v28:
## CannyEdge
module CannyEdge(dAddrRegRow, dAddrRegCol, bWE, bCE, InData, OutData,
	OPMode, bOPEnable, dReadReg, dWriteReg,	tclk, rst_b);
	input 	[2:0]				dAddrRegRow, dAddrRegCol;
	input						bWE, bCE;
	input 	[8-1:0] 	InData;
	output	[8-1:0] 	OutData;
	reg		[8-1:0] 	OutData;
	input 	[2:0]				OPMode;
	input 						bOPEnable;
	input 	[3:0]				dReadReg, dWriteReg;
	input						tclk, rst_b;
	reg 	[8-1:0]	regX[0:24];	 
	reg 	[8-1:0]	regY6;		 
	reg 	[8-1:0]	regZ[0:12];	 
	wire	[5:0]			wIdx = dAddrRegRow*3'd5 + dAddrRegCol;	 
	wire	[8-1:0]	gf[0:24];	 
	reg 	[8-1:0]	Out_gf, Out_gradient, Out_direction, Out_bThres;
	parameter		dThresHigh = 15;
	parameter		dThresLow = 10;
	parameter		dWidth = 200;
	parameter		dHeight = 200;
	reg			[14:0]	tpSum;
	reg			[1:0]	IntSignal;
	reg signed [31:0]	Gx, Gy, fGx, fGy;
	reg signed	[1:0]	dx, dy;
	integer	k;
	assign gf[0] =1;  assign gf[1] =3;  assign gf[2] =4;  assign gf[3] =3;  assign gf[4] =1;
	assign gf[5] =3;  assign gf[6] =7;  assign gf[7] =10; assign gf[8] =7;  assign gf[9] =3;
	assign gf[10]=4;  assign gf[11]=10; assign gf[12]=16; assign gf[13]=10; assign gf[14]=4;
	assign gf[15]=3;  assign gf[16]=7;  assign gf[17]=10; assign gf[18]=7;  assign gf[19]=3;
	assign gf[20]=1;  assign gf[21]=3;  assign gf[22]=4;  assign gf[23]=3;  assign gf[24]=1;
	always @(posedge tclk or negedge rst_b)
	begin
		if(!rst_b) begin
			IntSignal <= 2'b00;
		end
		else if(bCE==1'b0 && bWE==1'b0) 
		begin
			if(dWriteReg == 0)
				regX[wIdx] <= InData;
			else if(dWriteReg == 1) begin
				if(wIdx == 6)
					regY6 <= InData;
			end
			else if(dWriteReg == 2) begin
				if(wIdx <= 12)
					regZ[wIdx] <= InData;
			end
		end
		else if(bCE==1'b0 && bWE==1'b1)
		begin
			if(dReadReg == 0)
				OutData <= Out_gf;
			else if(dReadReg == 1)
				OutData <= Out_gradient;
			else if(dReadReg == 2)
				OutData <= Out_direction;
  ...
export LEC_CHECK = 0
export ABC_AREA = 1
export CAP_MARGIN = 20
export CORE_MARGIN = 2
export CORE_UTILIZATION = 72
export CTS_CLUSTER_DIAMETER = 200
export PLACE_DENSITY = 0.42
export SETUP_SLACK_MARGIN = 0.08
export SLEW_MARGIN = 20
create_clock -name core_clock -period 12.1 [get_ports {tclk}]
run.sh (not shown) runs the stock make flow with config.mk's settings and CLKGATE_MAP_FILE=.
global routing (5_1_grt): v28 exited with error
Edits applied to the flow inputs when going from v28 to v43:
--- a/flow/config.mk
+++ b/flow/config.mk
@@ -11,5 +11,6 @@
 export CORE_UTILIZATION = 72
-export CTS_CLUSTER_DIAMETER = 200
-export PLACE_DENSITY = 0.42
-export SETUP_SLACK_MARGIN = 0.08
+export CTS_CLUSTER_SIZE = 10
+export HOLD_SLACK_MARGIN = 0.28
+export PLACE_DENSITY_LB_ADDON = 0.01
+export SETUP_SLACK_MARGIN = -0.28
 export SLEW_MARGIN = 20
==> flow/constraint.sdc <==
create_clock -name core_clock -period 14.3 [get_ports {tclk}]
set_input_delay 2.8600 -clock core_clock [delete_from_list [all_inputs] [get_ports {tclk}]]
set_output_delay 2.8600 -clock core_clock [all_outputs]
set_load 0.01 [all_outputs]
--- outcome ---
v28: GRT-0116 in global routing (5_1_grt) -> run aborted
For v43, the flow was terminated by a tool error in global routing (5_1_grt) and produced no final design.
Delta (v43 minus v28): area share of fa/ha/maj cells after synthesis stayed essentially flat, area after synthesis roughly the same, half-perimeter wire length after detailed placement rose by about 0.9%, worst setup slack before clock tree synthesis went up 1.99 ns.
The post-cts repair resize count reported for v43 is smaller than that of v28 by 2.
Comparing v28 against v43, there is no change at all in number of sinks on the clock net.
What v20 does differently from v43 at the input level:
==> flow/config.mk <==
export PLATFORM = sky130hd
export DESIGN_NAME = CannyEdge
export DESIGN_NICKNAME = CannyEdge
export VERILOG_FILES = /design/flow/design.v
export SDC_FILE = /design/flow/constraint.sdc
export NUM_CORES = 4
export LEC_CHECK = 0
export CAP_MARGIN = 20
export CORE_MARGIN = 2
export CORE_UTILIZATION = 66
export SLEW_MARGIN = 20
==> flow/constraint.sdc <==
create_clock -name core_clock -period 17.6 [get_ports {tclk}]
set_input_delay 3.5200 -clock core_clock [delete_from_list [all_inputs] [get_ports {tclk}]]
set_output_delay 3.5200 -clock core_clock [all_outputs]
set_load 0.01 [all_outputs]
Notes after the runs:
Completing all stages was not enough for v20: its layout failed the final checks because of negative setup slack.
NOTE: simple logic cell fraction of the synthesized area in v20 falls short of that of v43
Post-synth tally of flip-flops with integrated enable: v43 vs v20 identical
Re largest buffer count on any clock path: no difference whatsoever between v43 and v20.
When v20 is set beside v43, its number of cells in the design after placement turns out to be about 1% smaller.
What v20 reported for core area has to be multiplied by 0.877 to get the figure for v43.
Post-place instance area was higher in the run labelled v20.
v20 vs v43, post-synthesis instance total went down by 546.
In the metrics for v20 and v43, the one carrying the lower full die area is v43.
Number of placement rows (v43 / v20): 0.938
Compared with v43, v20 shows a summed standard-cell area reported by yosys that is about 5% higher.
When the final numbers for v20 and v43 were put side by side, the number of buffers created by CTS turned out to be greater in v43.
--- input diff v20..v47 ---
--- a/flow/config.mk
+++ b/flow/config.mk
@@ -9,3 +9,5 @@
 export CORE_MARGIN = 2
-export CORE_UTILIZATION = 66
+export CORE_UTILIZATION = 72
+export CTS_CLUSTER_DIAMETER = 200
+export SETUP_SLACK_MARGIN = 1.32
 export SLEW_MARGIN = 20
==> flow/constraint.sdc <==
create_clock -name core_clock -period 12.1 [get_ports {tclk}]
set_input_delay 2.4200 -clock core_clock [delete_from_list [all_inputs] [get_ports {tclk}]]
set_output_delay 2.4200 -clock core_clock [all_outputs]
set_load 0.01 [all_outputs]
==> comparison <==
Among v20 and v47, the run that stopped before the end is v47, and it is the only one. global routing (5_1_grt): v47 exited with error. Compared with v20, in v47 height of the die went down, top-level I/O count neither gained nor lost much, area of placed instances rose by about 2%, post-CTS setup-driven buffer insertion count higher, total die size saw a decrease.

* * *

CannyEdge again, from the RTL that the note above started with.
export LEC_CHECK = 0
export ABC_AREA = 1
export CAP_MARGIN = 20
export CORE_ASPECT_RATIO = 1.16
export CORE_MARGIN = 2
export CORE_UTILIZATION = 26
export CTS_CLUSTER_DIAMETER = 100
export GPL_TIMING_DRIVEN = 0
export MIN_ROUTING_LAYER = met2
export PLACE_DENSITY_LB_ADDON = 0.02
export SETUP_SLACK_MARGIN = 5.0
export SLEW_MARGIN = 20
create_clock -name core_clock -period 32.8 [get_ports {tclk}]
Next try:
ABC_AREA = not set   (was 1)
CORE_ASPECT_RATIO = not set   (was 1.16)
CORE_UTILIZATION = 40   (was 26)
CTS_CLUSTER_DIAMETER = not set   (was 100)
GPL_TIMING_DRIVEN = not set   (was 0)
MIN_ROUTING_LAYER = not set   (was met2)
PLACE_DENSITY_LB_ADDON = not set   (was 0.02)
SETUP_SLACK_MARGIN = not set   (was 5.0)
clock period = 30.0 ns   (was 32.8 ns; I/O delays follow)
Worst setup slack is worse by 2500 ps.
Final cell count came out lower by about a fifth.
Via count drops by a quarter to a third.
Hold slack stays flat.
Flip-flop count stays the same.
Wire length fell by a quarter to a third.
Next try:
ABC_AREA = 1   (was not set)
CORE_UTILIZATION = 72   (was 40)
CTS_CLUSTER_DIAMETER = 361   (was not set)
PLACE_DENSITY = 0.42   (was not set)
clock period = 20.4 ns   (was 30.0 ns; I/O delays follow)
The new run reached the layout checks and failed them: setup timing.
Wire length rose by a few percent.
Final area came out lower slightly.
Synthesized cell count went up by a little under a tenth.
Non-clock buffer count goes up by 63.
Next try:
ABC_AREA = not set   (was 1)
CORE_UTILIZATION = 40   (was 72)
CTS_CLUSTER_DIAMETER = not set   (was 361)
PLACE_DENSITY = not set   (was 0.42)
SETUP_SLACK_MARGIN = 3.36   (was not set)
clock period = 23.6 ns   (was 20.4 ns; I/O delays follow)
After rerunning: This time the run completed with no timing, DRC or antenna violations; via count is lower by about 5.6%; cell count is higher by about 3.6%; sequential cell count does not change; setup slack improves by 4900 ps; wire length is about the same; count of clock-buffer cells in the layout is lower by 1; die size is higher by 87%.
Next try:
CORE_UTILIZATION = 71   (was 40)
CTS_CLUSTER_DIAMETER = 57   (was not set)
SETUP_SLACK_MARGIN = 5.0   (was 3.36)
clock period = 19.5 ns   (was 23.6 ns; I/O delays follow)
Outcome:
- first-iteration DRC count goes up by 110%
- via count goes up by 13%
- global-route usage goes up by 24 points
- area after synthesis stays the same

* * *

== the reference run ==
The RTL this note starts from:
==> flow/design.v <==
`timescale 1ns/10ps
module CannyEdge(dAddrRegRow, dAddrRegCol, bWE, bCE, InData, OutData,
	OPMode, bOPEnable, dReadReg, dWriteReg,	tclk, rst_b);
	input 	[2:0]				dAddrRegRow, dAddrRegCol;
	input						bWE, bCE;
	input 	[8-1:0] 	InData;
	output	[8-1:0] 	OutData;
	reg		[8-1:0] 	OutData;
	input 	[2:0]				OPMode;
	input 						bOPEnable;
	input 	[3:0]				dReadReg, dWriteReg;
	input						tclk, rst_b;
	reg 	[8-1:0]	regX[0:24];	 
	reg 	[8-1:0]	regY6;		 
	reg 	[8-1:0]	regZ[0:12];	 
	wire	[5:0]			wIdx = dAddrRegRow*3'd5 + dAddrRegCol;	 
	wire	[8-1:0]	gf[0:24];	 
	reg 	[8-1:0]	Out_gf, Out_gradient, Out_direction, Out_bThres;
	parameter		dThresHigh = 15;
	parameter		dThresLow = 10;
	parameter		dWidth = 200;
	parameter		dHeight = 200;
	reg			[14:0]	tpSum;
	reg			[1:0]	IntSignal;
	reg signed [31:0]	Gx, Gy, fGx, fGy;
	reg signed	[1:0]	dx, dy;
	integer	k;
	assign gf[0] =1;  assign gf[1] =3;  assign gf[2] =4;  assign gf[3] =3;  assign gf[4] =1;
	assign gf[5] =3;  assign gf[6] =7;  assign gf[7] =10; assign gf[8] =7;  assign gf[9] =3;
	assign gf[10]=4;  assign gf[11]=10; assign gf[12]=16; assign gf[13]=10; assign gf[14]=4;
	assign gf[15]=3;  assign gf[16]=7;  assign gf[17]=10; assign gf[18]=7;  assign gf[19]=3;
	assign gf[20]=1;  assign gf[21]=3;  assign gf[22]=4;  assign gf[23]=3;  assign gf[24]=1;
	always @(posedge tclk or negedge rst_b)
	begin
		if(!rst_b) begin
			IntSignal <= 2'b00;
		end
		else if(bCE==1'b0 && bWE==1'b0) 
		begin
			if(dWriteReg == 0)
				regX[wIdx] <= InData;
			else if(dWriteReg == 1) begin
				if(wIdx == 6)
					regY6 <= InData;
			end
			else if(dWriteReg == 2) begin
				if(wIdx <= 12)
					regZ[wIdx] <= InData;
			end
		end
		else if(bCE==1'b0 && bWE==1'b1)
		begin
			if(dReadReg == 0)
				OutData <= Out_gf;
			else if(dReadReg == 1)
				OutData <= Out_gradient;
			else if(dReadReg == 2)
				OutData <= Out_direction;
			else if(dReadReg == 3)
				OutData <= Out_gradient;
			else if(dReadReg == 4)
				OutData <= Out_bThres;
			else
				OutData <= OutData;
		end
		else
		begin
			if(bOPEnable==1'b0)
			begin
				if(OPMode == 0)
				begin
					if(IntSignal == 2'b00)	begin
						tpSum <= (gf[0]*regX[0]+gf[1]*regX[1]+gf[2]*regX[2]+gf[3]*regX[3]+gf[4]*regX[4]+gf[5]*regX[5]+gf[6]*regX[6]+gf[7]*regX[7]+gf[8]*regX[8]+gf[9]*regX[9]+gf[10]*regX[10]+gf[11]*regX[11]+gf[12]*regX[12]+gf[13]*regX[13]+gf[14]*regX[14]+gf[15]*regX[15]+gf[16]*regX[16]+gf[17]*regX[17]+gf[18]*regX[18]+gf[19]*regX[19]+gf[20]*regX[20]+gf[21]*regX[21]+gf[22]*regX[22]+gf[23]*regX[23]+gf[24]*regX[24]);
						IntSignal <= 2'b01;
					end
					else if(IntSignal == 2'b01) begin
						Out_gf <= tpSum >> 7;				 
					end
					else begin
						Out_gf <= Out_gf;
						IntSignal <= IntSignal;
					end
				end
				else if(OPMode == 1)
				begin
					if(IntSignal == 2'b00)	begin
						Gx <= -regX[0]-2*regX[5]-regX[10]+regX[2]+2*regX[7]+regX[12];
						Gy <= +regX[0]+2*regX[1]+regX[2]-regX[10]-2*regX[11]-regX[12];
						IntSignal <= 2'b01;
					end
					else if(IntSignal == 2'b01) begin
						if(Gx >= 0 && Gy >= 0)
							Out_gradient <= (Gx+Gy)/8;
						else if(Gx < 0 && Gy >=0)
							Out_gradient <= (-Gx+Gy)/8;
						else if(Gx >= 0 && Gy < 0)
							Out_gradient <= (Gx-Gy)/8;
						else if(Gx < 0 && Gy < 0)
							Out_gradient <= (-Gx-Gy)/8;
						else
							Out_gradient <= Out_gradient;
						IntSignal <= 2'b10;
					end	
					else if(IntSignal == 2'b10) begin
						if(Gy < 0)
						begin
							fGx <= -Gx;
							fGy <= -Gy;
						end
						else
						begin
							fGx <= Gx;
							fGy <= Gy;
						end
						IntSignal <= 2'b11;
					end
					else if(IntSignal == 2'b11) begin
						if(fGx >=0)
						begin
							if(fGy <= fGx>>1)  
								Out_direction <= 0;
							else if(fGy > fGx>>1 && fGy <= fGx*25/10)  
								Out_direction <= 45;
							else if(fGy > fGx*25/10)
								Out_direction <= 90;
							else
								Out_direction <= Out_direction;
						end
						else  
						begin
							if(fGy <= -fGx>>1)
								Out_direction <= 0;
							else if(fGy > -fGx>>1 && fGy <= -fGx*25/10)
								Out_direction <= 135;
							else if(fGy > -fGx*25/10)
								Out_direction <= 90;
							else
								Out_direction <= Out_direction;
						end
						IntSignal <= IntSignal;
					end
				end
				else if(OPMode == 2)
				begin
					if(IntSignal == 2'b00) begin
						if(regY6 == 0) begin
							dx <= 1;
							dy <= 0;
						end
						else if(regY6 == 45) begin
							dx <= -1;
							dy <= 1;
						end
						else if(regY6 == 90) begin
							dx <= 0;
							dy <= 1;
						end
						else if(regY6 == 135) begin
							dx <= 1;
							dy <= 1;
						end
						else begin
							dx <= 0; 
							dy <= 0; 
						end
						IntSignal <= 2'b01;
					end
					else if(IntSignal == 2'b01) begin
						if(regX[6] < regX[6-5*dy-dx] | regX[6] < regX[6+5*dy+dx])
							regX[6] <= 0;
						IntSignal <= IntSignal;
						Out_gradient <= regX[6];
					end
				end
				else if(OPMode == 3)
				begin
					if(IntSignal == 2'b00) begin
						if(regY6 == 0) begin
							dx <= 1;
							dy <= 0;
						end
						else if(regY6 == 45) begin
							dx <= -1;
							dy <= 1;
						end
						else if(regY6 == 90) begin
							dx <= 0;
							dy <= 1;
						end
						else if(regY6 == 135) begin
							dx <= 1;
							dy <= 1;
						end
						else begin
							dx <= 0; 
							dy <= 0; 
						end
						IntSignal <= 2'b01;
					end	
					else if(IntSignal == 2'b01) begin
						if(regX[6] >= dThresHigh)		 
							Out_bThres <= 1;
						else if(regX[6] <= dThresLow)	 
							Out_bThres <= 0;
						else							 
						begin
							if(regX[6-5*dy-dx] >= dThresHigh || regX[6+5*dy+dx] >= dThresHigh)
								Out_bThres <= 1;
							else if(regZ[6-5*dy-dx] == 1 || regZ[6+5*dy+dx] == 1)
								Out_bThres <= 1;
							else
								Out_bThres <= 0;
						end
						IntSignal <= IntSignal;
					end
				end
			end	
			else  
				IntSignal <= 2'b00;
		end  
	end
endmodule
Settings: LEC_CHECK=0, ABC_AREA=1, CAP_MARGIN=20, CORE_MARGIN=2, CORE_UTILIZATION=66, CTS_CLUSTER_SIZE=74, MAX_ROUTING_LAYER=met4, SLEW_MARGIN=20, TNS_END_PERCENT=80; clock period 16.7 ns.
The reference run finished all stages; layout check result: FAIL, due to negative setup slack.
The inputs of the trial run differ from those of the reference run as listed below.
# the reference run
export LEC_CHECK = 0
export ABC_AREA = 1
export CAP_MARGIN = 20
export CORE_MARGIN = 2
export CORE_UTILIZATION = 66
export CTS_CLUSTER_SIZE = 74
export MAX_ROUTING_LAYER = met4
export SLEW_MARGIN = 20
export TNS_END_PERCENT = 80
create_clock -name core_clock -period 16.7 [get_ports {tclk}]
# the trial run
export LEC_CHECK = 0
export ABC_AREA = 1
export CAP_MARGIN = 20
export CORE_MARGIN = 2
export CORE_UTILIZATION = 72
export CTS_CLUSTER_SIZE = 10
export PLACE_DENSITY_LB_ADDON = 0.01
export SETUP_SLACK_MARGIN = -0.28
export SLEW_MARGIN = 20
create_clock -name core_clock -period 14.3 [get_ports {tclk}]
[summary]
The trial run never completed; the flow aborted with a tool error in global routing (5_1_grt).
Relative to the reference run, area of the core region decreased by about 9% in the trial run.
In the trial run the placement row count turned out 5 lower than in the reference run.
Compared with the reference run, the trial run shows placer congestion estimate higher by 4.5%.
Comparing the reference run and the trial run, the lower number of clock buffers inserted by TritonCTS is on the reference run.
In the flow results for the reference run and the trial run, the area after detailed placement is smaller on the reference run.
The trial run against the reference run: detailed-placement wirelength estimate moved down, placed cell count moved down, yosys-reported design area after synthesis level, cell area after technology mapping level, quantity of gates resized following cts moved up.
Floorplan die area (lower): the trial run
